==> maple: inputs <==
==> flow/design.v (excerpt) <==
module mac_unit(input clk,en,clr,
                input [15:0]a,b,
                output [39:0]c);
clock: 11.3 ns
lec_check: 0
abc_area: 1
cap_margin: 5
cell_pad_in_sites_detail_placement: 0
cell_pad_in_sites_global_placement: 0
core_margin: 2
core_utilization: 72
cts_cluster_diameter: 103
cts_cluster_size: 34
gpl_routability_driven: 0
max_routing_layer: met4
place_density_lb_addon: 0.01
setup_slack_margin: 1.61
slew_margin: 30
run.sh (not shown) runs the stock make flow with config.mk's settings and CLKGATE_MAP_FILE=.
==> harbor: changes against maple <==
CELL_PAD_IN_SITES_GLOBAL_PLACEMENT = 1   (was 0)
CTS_CLUSTER_DIAMETER = default   (was 103)
CTS_CLUSTER_SIZE = 99   (was 34)
PLACE_DENSITY = 0.35   (was default)
PLACE_DENSITY_LB_ADDON = default   (was 0.01)
SETUP_SLACK_MARGIN = 2.05   (was 1.61)
SLEW_MARGIN = 20   (was 30)
==> flow/constraint.sdc (replaced) <==
create_clock -name core_clock -period 6.93 [get_ports {clk}]
set_input_delay 1.3860 -clock core_clock [delete_from_list [all_inputs] [get_ports {clk}]]
set_output_delay 1.3860 -clock core_clock [all_outputs]
set_load 0.01 [all_outputs]
==> yarrow: changes against maple <==
CAP_MARGIN = 0   (was 5)
CORE_ASPECT_RATIO = 0.93   (was default)
CTS_CLUSTER_DIAMETER = 97   (was 103)
CTS_CLUSTER_SIZE = 100   (was 34)
MAX_ROUTING_LAYER = met5   (was met4)
PLACE_DENSITY = 0.63   (was default)
PLACE_DENSITY_LB_ADDON = default   (was 0.01)
SETUP_SLACK_MARGIN = -0.82   (was 1.61)
SLEW_MARGIN = 20   (was 30)
==> flow/constraint.sdc (replaced) <==
create_clock -name core_clock -period 12.0 [get_ports {clk}]
set_input_delay 2.4000 -clock core_clock [delete_from_list [all_inputs] [get_ports {clk}]]
set_output_delay 2.4000 -clock core_clock [all_outputs]
set_load 0.01 [all_outputs]
==> qor summary <==
quantity	maple	yarrow	harbor
Outcome	finished with violations	finished with violations	stopped before the end
Last stage reached	-	-	global placement without I/O
Layout check failures	negative setup slack	negative setup slack	-
Hold path start	m1.clk_b[7]	m1.clk_a[6]	-
Clock-pin slew on the worst setup and hold paths	90 ps	90 ps	-
Cell group occupying the most layout area	multi-input combinational cells	multi-input combinational cells	-
Comb. cell area	12150 sq um	11370 sq um	-
Number of cell instances on the worst register-to-register path	58	58	-
Post-route DRC violation count	0	0	-
Met2 layer usage reported by global route	0.6702	0.5906	-
Layer carrying the most global-route usage	met2	met2	-
Resized Gates After CTS	71	3	-
Total negative slack for setup checks	-27930 ps	-13690 ps	-

========
==> inputs of 06-03 <==
mac_unit again, from the RTL that the note above started with.
Settings: LEC_CHECK=0, ABC_AREA=1, CAP_MARGIN=40, CORE_MARGIN=2, CORE_UTILIZATION=72, CTS_CLUSTER_DIAMETER=260, HOLD_SLACK_MARGIN=-0.08, PLACE_DENSITY=0.66, SETUP_SLACK_MARGIN=-0.65, SLEW_MARGIN=20; clock period 11.4 ns.
==> 12-11 (differences from 06-03) <==
ABC_AREA = unset   (was 1)
CAP_MARGIN = 20   (was 40)
CORE_UTILIZATION = 13   (was 72)
CTS_CLUSTER_DIAMETER = unset   (was 260)
HOLD_SLACK_MARGIN = unset   (was -0.08)
PLACE_DENSITY = unset   (was 0.66)
SETUP_SLACK_MARGIN = unset   (was -0.65)
==> flow/constraint.sdc (replaced) <==
create_clock -name core_clock -period 19.7 [get_ports {clk}]
set_input_delay 3.9400 -clock core_clock [delete_from_list [all_inputs] [get_ports {clk}]]
set_output_delay 3.9400 -clock core_clock [all_outputs]
set_load 0.01 [all_outputs]
==> comparison table <==
quantity                                                                       06-03     12-11
Post-CTS Repair Setup Buffers                                                      4         0
Clock distribution area overhead in the final layout                          3.149%    3.177%
Post-CTS Resized                                                                  63         0
Status                                                               failed layout checks  timing/DRC/antenna clean
Reasons for failing layout checks                               negative setup slack         -
Iter 0 DRT Violations                                                           1204       320
Mux area share                                                                    0%    1.420%
Utilization after layout                                                      86.15%    15.79%
Tcrit/Tclk final                                                              117.2%    72.99%
Actual transition at the worst max-transition pin                           721.9 ps  757.8 ps
Portion of the post-synthesis area used by sequential elements                19.55%    21.57%
Bufs w/o clock                                                                   160        88
Cell with the largest stage delay on the worst path                             fa_2   dfxtp_1
Normalized max-slew margin                                                    51.87%    49.41%
DR pass1 iterations                                                                8         4

========
==> inputs of job 9817 <==
Starting RTL as in the previous note.
Settings: LEC_CHECK=0, ABC_AREA=1, CAP_MARGIN=0, CORE_ASPECT_RATIO=0.93, CORE_MARGIN=2, CORE_UTILIZATION=72, CTS_CLUSTER_DIAMETER=260, HOLD_SLACK_MARGIN=-0.09, PLACE_DENSITY=0.66, SETUP_SLACK_MARGIN=2.23, SLEW_MARGIN=20; clock period 11.4 ns.
==> job 9034: changes against job 9817 <==
- CAP_MARGIN: 0 -> 20
- CORE_ASPECT_RATIO: 0.93 -> default
- CORE_UTILIZATION: 72 -> 70
- CTS_CLUSTER_DIAMETER: 260 -> default
- HOLD_SLACK_MARGIN: -0.09 -> default
- PLACE_DENSITY: 0.66 -> default
- SETUP_SLACK_MARGIN: 2.23 -> 1.8
==> flow/constraint.sdc (replaced) <==
create_clock -name core_clock -period 13.9 [get_ports {clk}]
set_input_delay 2.7800 -clock core_clock [delete_from_list [all_inputs] [get_ports {clk}]]
set_output_delay 2.7800 -clock core_clock [all_outputs]
set_load 0.01 [all_outputs]
==> job 2156: changes against job 9817 <==
- ABC_AREA: 1 -> default
- CAP_MARGIN: 0 -> 5
- CORE_ASPECT_RATIO: 0.93 -> 1.05
- CORE_UTILIZATION: 72 -> 44
- CTS_CLUSTER_DIAMETER: 260 -> default
- HOLD_SLACK_MARGIN: -0.09 -> default
- PLACE_DENSITY: 0.66 -> default
- SETUP_SLACK_MARGIN: 2.23 -> default
- SLEW_MARGIN: 20 -> 30
==> flow/constraint.sdc (replaced) <==
create_clock -name core_clock -period 13.5 [get_ports {clk}]
set_input_delay 2.7000 -clock core_clock [delete_from_list [all_inputs] [get_ports {clk}]]
set_output_delay 2.7000 -clock core_clock [all_outputs]
set_load 0.01 [all_outputs]
==> job 5438: changes against job 9817 <==
- CAP_MARGIN: 0 -> 20
- CORE_ASPECT_RATIO: 0.93 -> default
- CTS_CLUSTER_DIAMETER: 260 -> default
- CTS_CLUSTER_SIZE: default -> 98
- HOLD_SLACK_MARGIN: -0.09 -> default
- PLACE_DENSITY: 0.66 -> default
- SETUP_SLACK_MARGIN: 2.23 -> default
==> flow/constraint.sdc (replaced) <==
create_clock -name core_clock -period 6.57 [get_ports {clk}]
set_input_delay 1.3140 -clock core_clock [delete_from_list [all_inputs] [get_ports {clk}]]
set_output_delay 1.3140 -clock core_clock [all_outputs]
set_load 0.01 [all_outputs]
==> flow_summary.yaml <==
# synthesis and place-and-route metrics
floorplan:
  floorplan.rows: 70
detailed_routing:
  wirelength_met1_mm: 15.5
worst_setup_path:
  worstReg2RegStart: "m1.m2.mu2.m1.clk_b[1]$_DFF_P_"
  worst_ep_required_time_ns: 13.82
  crit_path_max_fanout: 3
run_status:
  outcome: "timing/DRC/antenna clean"
final_layout:
  clk_share_pct: 3.15
  fin_nets: 2159
hold_path:
  worst_hold_path.endpoint: "m1.m2.mu2.m3.clk_a[1]$_DFF_P_"
Source of the figures above: job 2156

==> flow_summary.yaml <==
# synthesis and place-and-route metrics
final_timing:
  setup_viol: 31
  final.setup.worst_slack_ns: -6.99
  fmax_mhz: 73.7
worst_setup_path:
  path_depth: 58
  worstReg2RegStart: "m1.m3.mu3.m3.clk_a[1]$_DFF_P_"
  crit_path_max_fanout: 4
  worst_ep_required_time_ns: 6.93
run_status:
  failed_layout_checks: "setup timing"
  outcome: "complete, but fails checks"
final_layout:
  clk_share_pct: 3.08
  fin_nets: 2876
detailed_routing:
  detail_route.wl_per_cell_um: 17.9
  wirelength_met1_mm: 17.2
  dr_total_vias: 14700
floorplan:
  floorplan.rows: 56
hold_path:
  worst_hold_path.endpoint: "m1.m4.mu3.clk_a[0]$_DFF_P_"
Source of the figures above: job 5438

==> flow_summary.yaml <==
# synthesis and place-and-route metrics
run_status:
  outcome: "complete, but fails checks"
  failed_layout_checks: "setup timing"
clock_tree:
  cts.clk_slew.worst_paths_ns: 0.08
hold_path:
  worst_hold_path.endpoint: "m1.m3.clk_b[3]$_DFF_P_"
final_timing:
  setup_viol: 18
  final.setup.worst_slack_ns: -2.04
worst_setup_path:
  worst_ep_required_time_ns: 11.74
  worstReg2RegStart: "m1.m2.mu2.m1.clk_b[1]$_DFF_P_"
  crit_path_max_fanout: 4
yosys:
  synth_flop_type: "sky130_fd_sc_hd__dfxtp_1"
final_layout:
  fin_nets: 2841
  clk_share_pct: 3.07
  stdcell_count: 2671
grt:
  largest_net_degree_at_the_start_of_global_routing: 66
floorplan:
  floorplan.rows: 54
detailed_routing:
  wirelength_met1_mm: 18.2
Source of the figures above: job 9817

==> flow_summary.yaml <==
# synthesis and place-and-route metrics
final_layout:
  clk_share_pct: 3.02
worst_setup_path:
  worstReg2RegStart: "m1.m3.mu3.m3.clk_a[1]$_DFF_P_"
  crit_path_max_fanout: 4
detailed_routing:
  num_antenna_cells: 0
  wirelength_met1_mm: 17.0
hold_path:
  worst_hold_path.endpoint: "m1.m4.mu4.clk_b[1]$_DFF_P_"
run_status:
  outcome: "timing/DRC/antenna clean"
floorplan:
  floorplan.rows: 57
Source of the figures above: job 9034

